Setup of build 82:
// ArquitecturaHybridARMIPS
module ArquitecturaHybridARMIPS(input logic clk, reset,
										  output logic [31:0] imem_addr,
										  input logic [31:0] imem_rdata,
										  output logic [31:0] mem_addr,
										  output logic dmem_we,
										  output logic [31:0] dmem_wdata,
										  input logic [31:0] dmem_rdata,
										  output logic pmem_we,
										  output logic [1:0] pmem_wdata,
										  input logic [1:0] pmem_rdata,
										  output logic rf_we,
										  output logic [3:0] rf_waddr,
										  output logic [31:0] rf_wdata);
For scale: roughly 5300 cells after synthesis, ~840 flip-flops, roughly 50000 sq um of cells after synthesis.
clock: 12.5 ns
lec_check: 0
cap_margin: 20
core_margin: 2
core_utilization: 66
cts_cluster_size: 61
max_routing_layer: met4
slew_margin: 20
run.sh (not shown) runs the stock make flow with config.mk's settings and CLKGATE_MAP_FILE=.
Build 82 did not finish: a tool error stopped it during global routing (5_1_grt).
#### Input delta (build 23 over build 82)
diff --git a/flow/config.mk b/flow/config.mk
--- a/flow/config.mk
+++ b/flow/config.mk
@@ -9,5 +9,4 @@
 export CORE_MARGIN = 2
-export CORE_UTILIZATION = 66
-export CTS_CLUSTER_SIZE = 61
-export MAX_ROUTING_LAYER = met4
+export CORE_UTILIZATION = 57
+export SETUP_SLACK_MARGIN = 1.91
 export SLEW_MARGIN = 20
==> flow/constraint.sdc <==
create_clock -name core_clock -period 7.83 [get_ports {clk}]
set_input_delay 1.5660 -clock core_clock [delete_from_list [all_inputs] [get_ports {clk}]]
set_output_delay 1.5660 -clock core_clock [all_outputs]
set_load 0.01 [all_outputs]
[summary]
On number of buffers created by CTS, the higher figure sits with build 23, not build 82.
[build 23] flow finished | final checks: failed | reasons: negative setup slack
Taking build 82 as the reference point, the floorplan row count of build 23 rises by 8.0%.
As far as proportion of synthesized flip-flops having asynchronous set or reset goes, build 23 and build 82 are indistinguishable; the numbers are identical.
Input changes introduced in build 7 (baseline for comparison: build 23):
diff --git a/flow/config.mk b/flow/config.mk
--- a/flow/config.mk
+++ b/flow/config.mk
@@ -9,4 +9,4 @@
 export CORE_MARGIN = 2
-export CORE_UTILIZATION = 57
-export SETUP_SLACK_MARGIN = 1.91
+export CORE_UTILIZATION = 71
+export CTS_CLUSTER_SIZE = 18
 export SLEW_MARGIN = 20
==> flow/constraint.sdc <==
create_clock -name core_clock -period 12.5 [get_ports {clk}]
set_input_delay 2.5000 -clock core_clock [delete_from_list [all_inputs] [get_ports {clk}]]
set_output_delay 2.5000 -clock core_clock [all_outputs]
set_load 0.01 [all_outputs]
## What came out
No final results exist for build 7, since it was stopped by error GRT-0116 during global routing (5_1_grt). Comparing build 7 and build 23, the lower full die area is on build 7. Compared build 7 vs build 23, and number of gates resized after CTS is down in build 7. The run showing the greater post-CTS repair timing setup buffer count is build 23. Re number of standard cells reported by yosys: no difference whatsoever between build 7 and build 23. Pre-placement core utilization ended up 14 points higher on build 7 than on build 23. Note that the horizontal die size recorded for build 23 amounts to 1.11 times the value seen in build 7.
Edits applied to the flow inputs when going from build 7 to build 49:
diff --git a/flow/config.mk b/flow/config.mk
--- a/flow/config.mk
+++ b/flow/config.mk
@@ -8,5 +8,4 @@
 export CAP_MARGIN = 20
-export CORE_MARGIN = 2
-export CORE_UTILIZATION = 71
-export CTS_CLUSTER_SIZE = 18
+export CORE_MARGIN = 5
+export CORE_UTILIZATION = 57
 export SLEW_MARGIN = 20
==> flow/constraint.sdc <==
create_clock -name core_clock -period 8.22 [get_ports {clk}]
set_input_delay 1.6440 -clock core_clock [delete_from_list [all_inputs] [get_ports {clk}]]
set_output_delay 1.6440 -clock core_clock [all_outputs]
set_load 0.01 [all_outputs]
==> results <==
- Build 49 -> stages 100% | layout checks FAIL | negative setup slack
- From build 7 to build 49 the numbers moved as follows: width of the die has increased, buffer depth of the longest clock path stayed essentially flat.
- | floorplan core density | lower: build 49 |
- [compare] base=build 7 new=build 49: cell resize tally after clock tree synthesis now sits higher; vertical die dimension rose by about 14%.
- The die used by build 49 is larger than the one used by build 7.
- Compared with build 7, routability congestion estimate in build 49 decreased by a few percent.
- Between build 7 and build 49, the flow reports placeable core region increasing by more than 10%.
The inputs of build 52 differ from those of build 49 as listed below.
diff --git a/flow/config.mk b/flow/config.mk
--- a/flow/config.mk
+++ b/flow/config.mk
@@ -7,5 +7,7 @@
 export LEC_CHECK = 0
+export ABC_AREA = 0
 export CAP_MARGIN = 20
-export CORE_MARGIN = 5
-export CORE_UTILIZATION = 57
+export CORE_MARGIN = 2
+export CORE_UTILIZATION = 72
+export CTS_CLUSTER_SIZE = 15
 export SLEW_MARGIN = 20
==> flow/constraint.sdc <==
create_clock -name core_clock -period 7.48 [get_ports {clk}]
set_input_delay 1.4960 -clock core_clock [delete_from_list [all_inputs] [get_ports {clk}]]
set_output_delay 1.4960 -clock core_clock [all_outputs]
set_load 0.01 [all_outputs]
==> results <==
Stage in which a tool error killed build 52: global routing (5_1_grt).
Net count after synthesis came out exactly the same in build 52 and build 49.
Final weighted congestion in routability-driven placement, build 52 and build 49: higher on build 52
Re total cells reported by yosys after synthesis: no difference whatsoever between build 52 and build 49.
Setup changes, build 52 to build 74
diff --git a/flow/config.mk b/flow/config.mk
--- a/flow/config.mk
+++ b/flow/config.mk
@@ -7,7 +7,6 @@
 export LEC_CHECK = 0
-export ABC_AREA = 0
 export CAP_MARGIN = 20
 export CORE_MARGIN = 2
-export CORE_UTILIZATION = 72
-export CTS_CLUSTER_SIZE = 15
+export CORE_UTILIZATION = 58
+export MAX_ROUTING_LAYER = met4
 export SLEW_MARGIN = 20
==> flow/constraint.sdc <==
create_clock -name core_clock -period 10.5 [get_ports {clk}]
set_input_delay 2.1000 -clock core_clock [delete_from_list [all_inputs] [get_ports {clk}]]
set_output_delay 2.1000 -clock core_clock [all_outputs]
set_load 0.01 [all_outputs]
## What came out
- Between build 74 and build 52, pre-CTS setup slack is lower for build 52, build 74 comes in above that.
- Instance area after placement in build 74 vs build 52: down about 1.1%
- In build 74 the implementation completed, yet the final layout does not meet the checks, the culprit being negative setup slack.
- Cell resize tally after clock tree synthesis was higher in build 52 than in build 74.
- Compare build 74 and build 52 | number of buffers added for setup after CTS lower: build 74
